job 3438:
## riscv
module riscv #(
    parameter logic[31:0] BootVector = 32'h0000_0000
)(
    input logic clk,
    input logic reset,
    output logic halted,
    input logic unhalt,
    output logic[31:0] i_addr,
    input logic[31:0] i_data,
    output logic[31:0] d_addr,
    output logic[31:0] d_wdata,
    output logic[3:0] d_wstrb,
    input logic[31:0] d_rdata
);
    logic[31:0] instr_f;
    logic[31:0] pc_f;
    logic[31:0] pc4_f;
    logic[31:0] instr_d;
    logic[31:0] pc_d;
    logic[31:0] pc4_d;
    logic[2:0] mem_size_d;
    logic mem_write_d;
    logic mem_read_d;
    logic rd_valid_d;
    logic[1:0] exec_sel_d;
    logic[2:0] flow_ctrl_d;
    logic[3:0] alsu_func_d;
    logic[1:0] src_sel_d;
    logic[3:0] fwd_sel_d;
    logic[4:0] rd_d;
    logic[31:0] reg_a_d;
    logic[31:0] reg_b_d;
    logic[31:0] imm_d;
    logic[31:0] pc_imm_d;
    logic jump_d;
    logic[2:0] mem_size_e;
    logic mem_write_e;
    logic mem_read_e;
    logic rd_valid_e;
    logic[1:0] exec_sel_e;
    logic[2:0] flow_ctrl_e;
    logic[3:0] alsu_func_e;
    logic[1:0] src_sel_e;
    logic[3:0] fwd_sel_e;
    logic[4:0] rd_e;
    logic[31:0] reg_a_e;
    logic[31:0] reg_b_e;
    logic[31:0] imm_e;
    logic[31:0] pc_imm_e;
    logic[31:0] pc_e;
    logic[31:0] pc4_e;
    logic[31:0] exec_res_e;
    logic[31:0] fwd_b_e;
    logic[1:0] pc_sel_e;
    logic[31:0] alsu_res_e;
    logic[2:0] mem_size_m;
    logic mem_write_m;
    logic mem_read_m;
    logic rd_valid_m;
    logic[4:0] rd_m;
    logic[31:0] exec_res_m;
    logic[31:0] fwd_b_m;
    logic[31:0] reg_d_m;
    logic rd_valid_w;
    logic[4:0] rd_w;
    logic[31:0] reg_d_w;
    logic stall;
    logic flush;
    logic system;
    logic misaligned_pc;
    logic misaligned_addr;
    fetch_stage fetch(.*);
    fd_reg fd_reg(.*);
    decode_stage decode(.*);
  ...
Size in the first run: roughly 1500 flip-flops, about 170 I/O pins.
==> flow/config.mk <==
export PLATFORM = sky130hd
export DESIGN_NAME = riscv
export DESIGN_NICKNAME = riscv
export VERILOG_FILES = /design/flow/design.v
export SDC_FILE = /design/flow/constraint.sdc
export NUM_CORES = 4
export LEC_CHECK = 0
export CAP_MARGIN = 0
export CORE_MARGIN = 2
export CORE_UTILIZATION = 70
export CTS_CLUSTER_SIZE = 36
export SETUP_SLACK_MARGIN = 1.74
export SLEW_MARGIN = 20
==> flow/constraint.sdc <==
create_clock -name core_clock -period 6.93 [get_ports {clk}]
set_input_delay 1.3860 -clock core_clock [delete_from_list [all_inputs] [get_ports {clk}]]
set_output_delay 1.3860 -clock core_clock [all_outputs]
set_load 0.01 [all_outputs]
run.sh (not shown) runs the stock make flow with config.mk's settings and CLKGATE_MAP_FILE=.
Job 3438: aborted in 5_1_grt (tool error)
[inputs] job 2845 vs job 3438
Settings: CAP_MARGIN now 20, was 0; SETUP_SLACK_MARGIN no longer set, was 1.74; CORE_UTILIZATION now 40, was 70; CTS_CLUSTER_SIZE no longer set, was 36; the clock period (ns, I/O delays scaled along) now 8.2, was 6.93.
--- outcome ---
Job 2845 was carried through to the last stage, and its layout satisfied the timing, design-rule and antenna checks.
Any difference in count of input and output buffers between job 2845 and job 3438 is small enough to ignore.
Die size: job 3438 and job 2845 compared, lower one is job 3438
Taking job 3438 as the reference point, the number of buffers inserted to repair setup after CTS of job 2845 falls by 81.
Diff job 3438 -> job 2845: post-placement cell area saw an increase, placed wire-length estimate after detailed placement -about 20%.
The die outline width in job 2845 sits 32% above the value recorded for job 3438.
diff inputs: job 2845 => job 8299
Settings: putting CTS_CLUSTER_SIZE at 96 where nothing was set; putting CTS_CLUSTER_DIAMETER at 394 where nothing was set; swapping 40 for 72 in CORE_UTILIZATION; swapping 8.2 for 4.7 in the clock period (ns, I/O delays scaled along).
Notes after the runs:
- Job 8299 did not make it past 5_1_grt, where a tool error ended it.
- Total number of H-tree levels: lower on job 8299
- Going from job 2845 to job 8299, post-synthesis share of cell area spent on xor and xnor gates now sits at about the same level; overall die height lower; number of buffers inserted to repair setup after CTS climbed 60; HPWL reported at the end of detailed placement up 33%.
- Diff job 2845 -> job 8299: post-cts resize count rose by 224, area of the die shrank by about 44%.
- Job 8299 ended up with a lower number of placed instances, taps included than job 2845 did.
- Compared with job 2845, job 8299 shows cell area after placement that has gone up by a few percent.
Input-level comparison between job 7629 and job 8299:
Settings: a deleted CTS_CLUSTER_DIAMETER that had been 394; a change of CORE_UTILIZATION from 72 to 32; a deleted CTS_CLUSTER_SIZE that had been 96; a change of the clock period (ns, I/O delays scaled along) from 4.7 to 13.2.
==> comparison <==
The number of gates resized after CTS in job 7629 was lower than what job 8299 gave.
Job 7629 gives less starting density of the core than job 8299 did.
Job 7629 ends up with a vertical die dimension that is about 50% higher than in job 8299.
From job 8299 to job 7629 the numbers moved as follows: last weighted congestion value of the routability-driven placer down 0.089; number of H-tree levels now larger; number of post-CTS setup repair buffers -60.
Compared with job 8299, in job 7629 maximum clock insertion buffer count held steady; die area rose about 120%.
Job 7629 | stages: all done | timing, DRC, antenna: all pass
Re netlist area before placement: no difference whatsoever between job 8299 and job 7629.

Starting RTL as in the previous note.
Settings: LEC_CHECK=0, CAP_MARGIN=20, CORE_MARGIN=2, CORE_UTILIZATION=68, CTS_CLUSTER_SIZE=37, SETUP_SLACK_MARGIN=-0.33, SLEW_MARGIN=20; clock period 5.29 ns.
The baseline failed in global routing.
Next try:
CORE_UTILIZATION = 40   (was 68)
CTS_CLUSTER_SIZE = not set   (was 37)
SETUP_SLACK_MARGIN = not set   (was -0.33)
clock period = 10.0 ns   (was 5.29 ns; I/O delays follow)
What happened:
- This time the run ran to the end with no violations
- synthesized area stays the same
- die size grows by well over a third
- synthesized cell count stays the same
Next try:
CORE_UTILIZATION = 59   (was 40)
clock period = 5.29 ns   (was 10.0 ns; I/O delays follow)
Result: The changed run completed and failed the layout checks on setup timing; final area came out higher by 7.2%; total power came out higher by 100%; combinational power came out higher to 2.5 times its value; die area came out lower by 32%.
Next try:
ABC_AREA = 1   (was not set)
CORE_ASPECT_RATIO = 1.33   (was not set)
clock period = 4.56 ns   (was 5.29 ns; I/O delays follow)
After rerunning: The changed run completed and failed the layout checks on setup timing. Cell area increases by 0.72%. Clock skew decreases by 0.025 ns. Global-route usage increases by 1.7 points. Register-to-register slack improves by 0.24 ns. Setup slack improves by 0.24 ns. First-iteration DRC count increases by 29%.
Next try:
ABC_AREA = not set   (was 1)
CORE_ASPECT_RATIO = not set   (was 1.33)
CTS_CLUSTER_DIAMETER = 27   (was not set)
SETUP_SLACK_MARGIN = 1.25   (was not set)
TNS_END_PERCENT = 5   (was not set)
clock period = 5.29 ns   (was 4.56 ns; I/O delays follow)
What happened: The new run reached the layout checks and failed them: capacitance limit, slew limit, setup timing; area after synthesis goes down slightly; wire length goes up by roughly a tenth; maximum frequency goes down by a quarter to a third; cell area goes up by a few percent; worst hold slack is worse by 0.0086 ns; via count goes down by about a fifth; sequential cell count stays the same; die size goes down slightly; global-route usage goes up by 6.1 points.
Next try:
CTS_CLUSTER_DIAMETER = not set   (was 27)
CTS_CLUSTER_SIZE = 14   (was not set)
SETUP_SLACK_MARGIN = 1.28   (was 1.25)
TNS_END_PERCENT = not set   (was 5)
clock period = 5.11 ns   (was 5.29 ns; I/O delays follow)
Result: The new run finished but fails on setup timing; fmax came out higher by roughly a tenth; cell count decreases by a few percent; critical path depth is lower by 3; synthesized area stays the same; clock power shrinks by well over a third; first-iteration DRC count is lower by a quarter to a third.

riscv again, from the RTL that the note above started with.
Design riscv, start of the top module:
module riscv #(
    parameter logic[31:0] BootVector = 32'h0000_0000
)(
    input logic clk,
    input logic reset,
    output logic halted,
    input logic unhalt,
    output logic[31:0] i_addr,
    input logic[31:0] i_data,
    output logic[31:0] d_addr,
    output logic[31:0] d_wdata,
    output logic[3:0] d_wstrb,
    input logic[31:0] d_rdata
);
Settings: LEC_CHECK=0, CAP_MARGIN=20, CORE_MARGIN=2, CORE_UTILIZATION=71, CTS_CLUSTER_SIZE=36, SETUP_SLACK_MARGIN=1.74, SLEW_MARGIN=20; clock period 5.95 ns.
The baseline ended with an error in global routing on GRT-0116.
Change:
CORE_UTILIZATION = 66   (was 71)
CTS_CLUSTER_SIZE = not set   (was 36)
SETUP_SLACK_MARGIN = -0.27   (was 1.74)
clock period = 5.05 ns   (was 5.95 ns; I/O delays follow)
Result:
- The changed run failed in global routing
- synthesized cell count does not change
- die size rises by about 7.5%
- area after synthesis does not change

delta:
Starting RTL as in the previous note.
## riscv
module riscv #(
    parameter logic[31:0] BootVector = 32'h0000_0000
)(
    input logic clk,
    input logic reset,
    output logic halted,
    input logic unhalt,
    output logic[31:0] i_addr,
    input logic[31:0] i_data,
    output logic[31:0] d_addr,
    output logic[31:0] d_wdata,
    output logic[3:0] d_wstrb,
    input logic[31:0] d_rdata
);
==> flow/config.mk <==
export PLATFORM = sky130hd
export DESIGN_NAME = riscv
export DESIGN_NICKNAME = riscv
export VERILOG_FILES = /design/flow/design.v
export SDC_FILE = /design/flow/constraint.sdc
export NUM_CORES = 4
export LEC_CHECK = 0
export CAP_MARGIN = 25
export CELL_PAD_IN_SITES_DETAIL_PLACEMENT = 2
export CELL_PAD_IN_SITES_GLOBAL_PLACEMENT = 0
export CORE_MARGIN = 3
export CORE_UTILIZATION = 19
export CTS_CLUSTER_DIAMETER = 60
export CTS_CLUSTER_SIZE = 82
export GPL_ROUTABILITY_DRIVEN = 0
export GPL_TIMING_DRIVEN = 0
export HOLD_SLACK_MARGIN = 0.07
export MAX_ROUTING_LAYER = met4
export MIN_ROUTING_LAYER = met1
export PLACE_DENSITY = 0.44
export SETUP_SLACK_MARGIN = 1.96
export SLEW_MARGIN = 25
export TNS_END_PERCENT = 15
==> flow/constraint.sdc <==
create_clock -name core_clock -period 7.0 [get_ports {clk}]
set_input_delay 1.4000 -clock core_clock [delete_from_list [all_inputs] [get_ports {clk}]]
set_output_delay 1.4000 -clock core_clock [all_outputs]
set_load 0.01 [all_outputs]
### delta -> raven
Settings: GPL_ROUTABILITY_DRIVEN removed (was 0); MIN_ROUTING_LAYER removed (was met1); PLACE_DENSITY removed (was 0.44); CORE_MARGIN changed from 3 to 2; CTS_CLUSTER_SIZE removed (was 82); SLEW_MARGIN changed from 25 to 20; GPL_TIMING_DRIVEN removed (was 0); CTS_CLUSTER_DIAMETER removed (was 60); TNS_END_PERCENT removed (was 15); CAP_MARGIN changed from 25 to 20; CELL_PAD_IN_SITES_GLOBAL_PLACEMENT removed (was 0); SETUP_SLACK_MARGIN removed (was 1.96); CELL_PAD_IN_SITES_DETAIL_PLACEMENT removed (was 2); CORE_UTILIZATION changed from 19 to 71; HOLD_SLACK_MARGIN removed (was 0.07); the clock period (ns, I/O delays scaled along) changed from 7.0 to 8.4.
Results
Summary: die size, raven better than delta. raven is listed as incomplete: the tool reported an error in 5_1_grt and the run ended there. Reported for delta and raven, area after synthesis turned out identical to the last digit. Against delta, horizontal extent of the die in raven fell by more than a quarter. raven vs delta on number of clock buffers inserted by TritonCTS: raven is the higher one. The number of port buffers of delta and that of raven are within noise of each other.
Edits applied to the flow inputs when going from raven to amber:
Settings: SETUP_SLACK_MARGIN newly set to 1.74; MAX_ROUTING_LAYER removed (was met4); CORE_UTILIZATION changed from 71 to 59; the clock period (ns, I/O delays scaled along) changed from 8.4 to 6.93.
[summary]
Count of state elements after synthesis across raven and amber: no real change.
Placement row count grows by a little under 10% when moving from raven to amber.
Per the comparison of amber with raven, cell resize tally after clock tree synthesis rose by 122; cell count after placement rose by about 7%.
Looking at effective utilization at floorplan, amber sits 12 points below raven.
Taking raven as 1.0, amber lands at 1.2 on floorplan die area.
Area of placed instances (amber vs. raven) increases by a few percent
Of raven and amber, the run reporting the lower area inside the core boundary was raven.
amber: all stages complete, timing, DRC and antenna checks passed
Power and IR drop assume default switching activity.
